==> inputs of run a <==
// Cordic
module Cordic #(parameter MODE = 0, STAGES = 8, WIDTH = 16, PHASE_WIDTH = 19)(
input wire                        in_clk,
input wire                        in_rst,
input wire                        in_enable,
input wire    [WIDTH-1:0]         in_x,
input wire    [WIDTH-1:0]         in_y,
input wire    [PHASE_WIDTH-1:0]   in_phase,
output wire                       out_valid,
output wire   [PHASE_WIDTH-1:0]   out_phase,
output wire   [WIDTH-1:0]         out_x,
output wire   [WIDTH-1:0]         out_y
);
make LEC_CHECK=0 CAP_MARGIN=0 CELL_PAD_IN_SITES_DETAIL_PLACEMENT=1 CELL_PAD_IN_SITES_GLOBAL_PLACEMENT=2 CORE_ASPECT_RATIO=1.1 CORE_MARGIN=2 CORE_UTILIZATION=64 CTS_CLUSTER_DIAMETER=203 GPL_TIMING_DRIVEN=1 MAX_ROUTING_LAYER=met5 MIN_ROUTING_LAYER=met2 PLACE_DENSITY_LB_ADDON=0.09 SETUP_SLACK_MARGIN=1.43 SLEW_MARGIN=40 TNS_END_PERCENT=25 finish   # period 6.36 ns
run.sh (not shown) runs the stock make flow with config.mk's settings and CLKGATE_MAP_FILE=.
==> run b (differences from run a) <==
ABC_AREA = 1   (was unset)
CAP_MARGIN = 20   (was 0)
CELL_PAD_IN_SITES_DETAIL_PLACEMENT = unset   (was 1)
CELL_PAD_IN_SITES_GLOBAL_PLACEMENT = 3   (was 2)
CORE_ASPECT_RATIO = 1.16   (was 1.1)
CORE_MARGIN = 3   (was 2)
CORE_UTILIZATION = 18   (was 64)
CTS_CLUSTER_DIAMETER = unset   (was 203)
CTS_CLUSTER_SIZE = 36   (was unset)
GPL_TIMING_DRIVEN = unset   (was 1)
MAX_ROUTING_LAYER = unset   (was met5)
MIN_ROUTING_LAYER = met1   (was met2)
PLACE_DENSITY = 0.7   (was unset)
PLACE_DENSITY_LB_ADDON = unset   (was 0.09)
SETUP_SLACK_MARGIN = unset   (was 1.43)
SLEW_MARGIN = 20   (was 40)
TNS_END_PERCENT = unset   (was 25)
==> flow/constraint.sdc (replaced) <==
create_clock -name core_clock -period 12.7 [get_ports {in_clk}]
set_input_delay 2.5400 -clock core_clock [delete_from_list [all_inputs] [get_ports {in_clk}]]
set_output_delay 2.5400 -clock core_clock [all_outputs]
set_load 0.01 [all_outputs]
==> run c (differences from run a) <==
ABC_AREA = 1   (was unset)
CAP_MARGIN = 10   (was 0)
CELL_PAD_IN_SITES_DETAIL_PLACEMENT = 0   (was 1)
CELL_PAD_IN_SITES_GLOBAL_PLACEMENT = unset   (was 2)
CORE_ASPECT_RATIO = unset   (was 1.1)
CORE_UTILIZATION = 72   (was 64)
CTS_CLUSTER_DIAMETER = unset   (was 203)
CTS_CLUSTER_SIZE = 90   (was unset)
GPL_TIMING_DRIVEN = unset   (was 1)
HOLD_SLACK_MARGIN = 0.27   (was unset)
MAX_ROUTING_LAYER = met4   (was met5)
MIN_ROUTING_LAYER = met1   (was met2)
SETUP_SLACK_MARGIN = -0.38   (was 1.43)
SLEW_MARGIN = 20   (was 40)
TNS_END_PERCENT = unset   (was 25)
==> flow/constraint.sdc (replaced) <==
create_clock -name core_clock -period 5.47 [get_ports {in_clk}]
set_input_delay 1.0940 -clock core_clock [delete_from_list [all_inputs] [get_ports {in_clk}]]
set_output_delay 1.0940 -clock core_clock [all_outputs]
set_load 0.01 [all_outputs]
==> notes <==
- Run a never finished: it broke off in 3_1_place_gp_skip_io with FLW-0024. Run c ran to the end with violations: negative setup slack. Run b went through all stages and came out clean.
- Between run c and run b, the lower clock skew is in run b (gap 0.024 ns).
- Between run b and run c, the lower global-route usage is in run b (gap 29 points).
- The first-iteration DRC count of run c is 2.5 times that of run b.
- Between run b and run c, the lower sequential share of layout area is in run b (gap 0.44 points).
- Clock-buffer cell count: run b is higher than run c (35).
- Final cell count: run b is larger than run c (33%).
- Hold slack: run c is worse than run b (0.015 ns).
- In flip-flop count, run c and run b do not differ.
- Between run b and run c, the lower wire length is in run c (gap 6.7%, measured against run c).
